== job 9276 ==
==> flow/design.v <==
module controller (
    input logic clk,
    input logic reset,
    output logic load_sreg,
    output logic transmit_pixel,
    output logic [5:0] pixel,
    output logic [4:0] frame
);
    localparam TRANSMIT_FRAME       = 1'b0;
    localparam IDLE                 = 1'b1;
    localparam [2:0] READ_CH_VALS   = 3'b001;
    localparam [2:0] LOAD_SREG      = 3'b010;
    localparam [2:0] TRANSMIT_PIXEL = 3'b100;
    localparam [8:0] TRANSMIT_CYCLES    = 9'd360;        
    localparam [22:0] IDLE_CYCLES       = 23'd2400;
    logic state;
    logic next_state;
    logic [2:0] transmit_phase;
    logic [2:0] next_transmit_phase;
    logic [5:0] pixel_counter;
    logic [4:0] frame_counter;
    logic [8:0] transmit_counter;
    logic [22:0] idle_counter;
    logic transmit_pixel_done;
    logic idle_done;
    assign transmit_pixel_done = (transmit_counter == TRANSMIT_CYCLES - 1);
    assign idle_done = (idle_counter == IDLE_CYCLES - 1);
    always_ff @(posedge clk) begin
        if (reset) begin
            state <= TRANSMIT_FRAME;
            transmit_phase <= READ_CH_VALS;
        end
        else begin
            state <= next_state;
            transmit_phase <= next_transmit_phase;
        end
    end
    always_comb begin
        next_state = state;
        case (state)
            TRANSMIT_FRAME:
                if ((pixel_counter == 6'd63) && (transmit_pixel_done))
                    next_state = IDLE;
                else
                    next_state = TRANSMIT_FRAME;
            IDLE:
                if (idle_done)
                    next_state = TRANSMIT_FRAME;
                else
                    next_state = IDLE;
        endcase
    end
    always_comb begin
        next_transmit_phase = READ_CH_VALS;
        if (state == TRANSMIT_FRAME) begin
            case (transmit_phase)
                READ_CH_VALS:
                    next_transmit_phase = LOAD_SREG;
                LOAD_SREG:
                    next_transmit_phase = TRANSMIT_PIXEL;
                TRANSMIT_PIXEL:
                    next_transmit_phase = transmit_pixel_done ? READ_CH_VALS : TRANSMIT_PIXEL;
                default: ;
            endcase
        end
    end
    always_ff @(posedge clk) begin
        if (reset) begin
            pixel_counter <= 6'd0;
        end
        else if ((state == TRANSMIT_FRAME) && transmit_pixel_done) begin
            pixel_counter <= pixel_counter + 1;
        end
    end
    always_ff @(posedge clk) begin
        if (reset) begin
            frame_counter <= 5'd0;
        end
        else if (idle_done) begin
            frame_counter <= frame_counter + 1;
        end
    end
    always_ff @(posedge clk) begin
        if (reset) begin
            transmit_counter <= 9'd0;
        end
        else if (transmit_phase == TRANSMIT_PIXEL) begin
            transmit_counter <= transmit_counter + 1;
        end
        else begin
            transmit_counter <= 9'd0;
        end
    end
    always_ff @(posedge clk) begin
        if (reset) begin
            idle_counter <= 23'd0;
        end
        else if (state == IDLE) begin
            idle_counter <= idle_counter + 1;
        end
        else begin
            idle_counter <= 23'd0;
        end
    end
    assign pixel = pixel_counter;
    assign frame = frame_counter;
    assign load_sreg = (transmit_phase == LOAD_SREG);
    assign transmit_pixel = (transmit_phase == TRANSMIT_PIXEL);
endmodule
module ws2812b(
    input logic clk,
    input logic reset,
    input logic serial_in,
    input logic transmit,
    output logic ws2812b_out,
    output logic shift
);
    localparam IDLE = 1'b0;
    localparam TRANSMITTING = 1'b1;
    localparam T0_CYCLE_COUNT = 4'd5;
    localparam T1_CYCLE_COUNT = 4'd10;
    localparam MAX_CYCLE_COUNT = 4'd15;
    logic state;
    logic [3:0] cycle_count;
    logic bit_being_sent;
    always_ff @(posedge clk) begin
        if (reset) begin
            state <= IDLE;
            cycle_count <= 4'd0;
            bit_being_sent <= 1'b0;
        end
        else begin
            case (state)
                IDLE:
                    if (transmit == 1'b1) begin
                        state <= TRANSMITTING;
                        cycle_count <= 4'd0;
                        bit_being_sent <= serial_in;
                    end
                TRANSMITTING:
                    if (transmit == 1'b0) begin
                        state <= IDLE;
                    end
                    else if (cycle_count == MAX_CYCLE_COUNT - 1) begin
                        cycle_count <= 4'd0;
                        bit_being_sent <= serial_in;
                    end
                    else begin
                        cycle_count <= cycle_count + 1;
                    end
                default:
                    state <= IDLE;
            endcase
        end
    end
    always_comb begin
        if (state == TRANSMITTING)
            if (bit_being_sent == 1'b0)
                ws2812b_out = (cycle_count < T0_CYCLE_COUNT);
            else
                ws2812b_out = (cycle_count < T1_CYCLE_COUNT);
        else
            ws2812b_out = 1'b0;
    end
    assign shift = (state == TRANSMITTING) && (cycle_count == 4'd0);
endmodule
module rules (
    input logic clk,
    input logic reset,
    input logic step,            
    input logic [127:0] initial_pattern,
    output logic [127:0] grid    
);
    logic [127:0] next_grid;
    always_ff @(posedge clk) begin
        if (reset) begin
            grid <= initial_pattern;
        end
        else if (step) begin
            grid <= next_grid;
        end
    end
    function automatic int neighbors(input int row, input int col, input logic [127:0] g);
        int living;
        int r, c, nr, nc, idx;
        living = 0;
            for (nr = -1; nr <= 1; nr++) begin  
                for (nc = -1; nc <= 1; nc++) begin  
                    if (!(nr == 0 && nc == 0)) begin  
                        r = (row + nr + 8) % 8;  
                        c = (col + nc + 8) % 8;  
                        idx = r * 8 + c;  
                        if (g[2*idx +: 2] == 2'b11) living++;  
                    end
                end
            end
        neighbors =  living;  
    endfunction
generate;
    genvar ir, ic;
    for (ir=0; ir<8; ir++) begin  
        for (ic=0; ic<8; ic++) begin  
            localparam int index = ir * 8 + ic;  
            int living_neighbors;
            always_comb begin
                living_neighbors = neighbors(ir, ic, grid); 
                if (grid[2*index +: 2] == 2'b11) begin  
                    if (living_neighbors == 2 || living_neighbors==3) begin
                        next_grid[2*index +: 2] = 2'b11;
                    end
                    else begin
                        next_grid[2*index +: 2] = 2'b01;
                    end
                end
                else if (grid[2*index +: 2] == 2'b01) begin  
                    if (living_neighbors == 3) begin
                        next_grid[2*index +: 2] = 2'b11;
                    end
                    else begin
                        next_grid[2*index +: 2] = 2'b10;
                    end
                end
                else if (grid[2*index +: 2] == 2'b10) begin  
                    if (living_neighbors == 3) begin
                        next_grid[2*index +: 2] = 2'b11;
                    end
                    else begin
                        next_grid[2*index +: 2] = 2'b00;
                    end
                end
                else  begin  
                    if (living_neighbors == 3) begin
                        next_grid[2*index +: 2] = 2'b11;
                    end
                    else begin
                        next_grid[2*index +: 2] = 2'b00;
                    end
                end
            end
        end
    end
endgenerate
endmodule
module top(
    input logic         clk,
    input logic         SW,          
    input logic [63:0]  pattern,     
    output logic        _48b         
);
    logic [127:0] grid;
    logic [127:0] initial_pattern;
    logic step_game;
    logic reset;
    logic [23:0] shift_reg;
    logic shift;
    logic ws2812b_out;
    logic [5:0] pixel;
    logic load_sreg;
    logic transmit_pixel;
    logic [4:0] frame;
    logic [4:0] last_frame;
    localparam [23:0] OFF     = 24'h000000;
    localparam [23:0] RED     = 24'h00FF00;
    localparam [23:0] GREEN   = 24'hFF0000;
    localparam [23:0] BLUE    = 24'h0000FF;
    genvar gi;
    generate
        for (gi = 0; gi < 64; gi++) begin : g_init
            assign initial_pattern[2*gi +: 2] = pattern[gi] ? 2'b11 : 2'b00;
        end
    endgenerate
    assign reset = ~SW;
    rules u3 (
        .clk(clk),
        .reset(reset),
        .step(step_game),
        .initial_pattern(initial_pattern),
        .grid(grid)  
    );
    ws2812b u4 (
        .clk            (clk),
        .reset          (reset),
        .serial_in      (shift_reg[23]),
        .transmit       (transmit_pixel),
        .ws2812b_out    (ws2812b_out),
        .shift          (shift)
    );
    controller u5 (
        .clk            (clk),
        .reset          (reset),
        .load_sreg      (load_sreg),
        .transmit_pixel (transmit_pixel),
        .pixel          (pixel),
        .frame          (frame)
    );
    always_ff @(posedge clk) begin
        if (reset)
            last_frame <= 5'd0;
        else
            last_frame <= frame;
    end
    assign step_game = (frame != last_frame);  
    always_ff @(posedge clk) begin
        if (reset) begin
            shift_reg <= OFF;
        end
        else if (load_sreg) begin
            if (grid[2*pixel +: 2] == 2'b11) begin  
                shift_reg <= GREEN;
            end
            else if (grid[2*pixel +: 2] == 2'b01) begin  
                shift_reg <= BLUE;
            end
            else if (grid[2*pixel +: 2] == 2'b10) begin  
                shift_reg <= RED;
            end
            else begin  
                shift_reg <= OFF;
            end
        end
        else if (shift) begin
            shift_reg <= { shift_reg[22:0], 1'b0 };
        end
    end
    assign _48b = ws2812b_out;
endmodule
export LEC_CHECK = 0
export CAP_MARGIN = 20
export CORE_MARGIN = 2
export CORE_UTILIZATION = 72
export PLACE_DENSITY = 0.66
export SETUP_SLACK_MARGIN = -0.26
export SLEW_MARGIN = 20
create_clock -name core_clock -period 4.83 [get_ports {clk}]
run.sh (not shown) runs the stock make flow with config.mk's settings and CLKGATE_MAP_FILE=.
What the final checks of job 9276 revealed, after a flow that finished every stage, was a layout that fails on setup timing.
## Diff of input files: job 5412 against job 9276
# job 9276
export LEC_CHECK = 0
export CAP_MARGIN = 20
export CORE_MARGIN = 2
export CORE_UTILIZATION = 72
export PLACE_DENSITY = 0.66
export SETUP_SLACK_MARGIN = -0.26
export SLEW_MARGIN = 20
create_clock -name core_clock -period 4.83 [get_ports {clk}]
# job 5412
export LEC_CHECK = 0
export CAP_MARGIN = 5
export CORE_MARGIN = 2
export CORE_UTILIZATION = 72
export CTS_CLUSTER_SIZE = 35
export PLACE_DENSITY = 0.65
export SLEW_MARGIN = 20
create_clock -name core_clock -period 4.66 [get_ports {clk}]
Findings:
The flow ended early for job 5412: it failed with a tool error in global routing (5_1_grt). [compare] base=job 9276 new=job 5412: count of cells resized by post-cts repair increased 133, area after detailed placement climbed 4.1%, share of synthesized cell area in full adder, half adder and majority cells neither gained nor lost much, horizontal die size stayed essentially flat, post-CTS setup repair buffer count went up.
diff inputs: job 5412 => job 5645
# job 5412
export LEC_CHECK = 0
export CAP_MARGIN = 5
export CORE_MARGIN = 2
export CORE_UTILIZATION = 72
export CTS_CLUSTER_SIZE = 35
export PLACE_DENSITY = 0.65
export SLEW_MARGIN = 20
create_clock -name core_clock -period 4.66 [get_ports {clk}]
# job 5645
export LEC_CHECK = 0
export CAP_MARGIN = 20
export CORE_MARGIN = 2
export CORE_UTILIZATION = 68
export SETUP_SLACK_MARGIN = -0.26
export SLEW_MARGIN = 20
create_clock -name core_clock -period 4.48 [get_ports {clk}]
## What came out
- Of job 5412 and job 5645, only job 5412 fails to reach the end of the flow.
- Job 5645 finished all stages; however, its layout fails the closing checks, the failures being setup timing.
- Changes observed in job 5645 relative to job 5412: vertical die dimension shows an increase of about 3%, placed wire-length estimate after detailed placement shows an increase of about 5%, hold-fix buffer count after cts shows no meaningful change, number of buffers added by the clock tree synthesis step shows an increase of 3.6%, area after synthesis shows no meaningful change.
- Job 5645 — post-detailed-placement cell area 2800 sq um higher, job 5412 as reference
#### Input delta (job 1314 over job 5645)
# job 5645
export LEC_CHECK = 0
export CAP_MARGIN = 20
export CORE_MARGIN = 2
export CORE_UTILIZATION = 68
export SETUP_SLACK_MARGIN = -0.26
export SLEW_MARGIN = 20
create_clock -name core_clock -period 4.48 [get_ports {clk}]
# job 1314
export LEC_CHECK = 0
export ABC_AREA = 1
export CAP_MARGIN = 20
export CORE_MARGIN = 2
export CORE_UTILIZATION = 70
export CTS_CLUSTER_SIZE = 15
export SETUP_SLACK_MARGIN = -0.32
export SLEW_MARGIN = 20
create_clock -name core_clock -period 5.36 [get_ports {clk}]
==> results <==
- Job 1314 went all the way through synthesis, placement and routing and the layout is clean on timing, DRC and antenna.
- Across both runs, via count was lower for job 1314 than for job 5645.
- Comparing job 5645 and job 1314, the lower total setup violations reported at the end of the flow was measured on job 1314.
- In job 1314, the floorplan utilization came out 2.4 points above the value in job 5645.
- Achievable frequency of job 1314 falls short of that of job 5645 by a few percent.
- Re ratio of final minimum period to clock period: job 1314 is 16 points down on job 5645.
- Number of antenna violations at the first check in global routing was higher in the run labelled job 5645.
- The clock-pin slew of the registers on the worst-case setup and hold paths of job 5645 and that of job 1314 are within noise of each other.
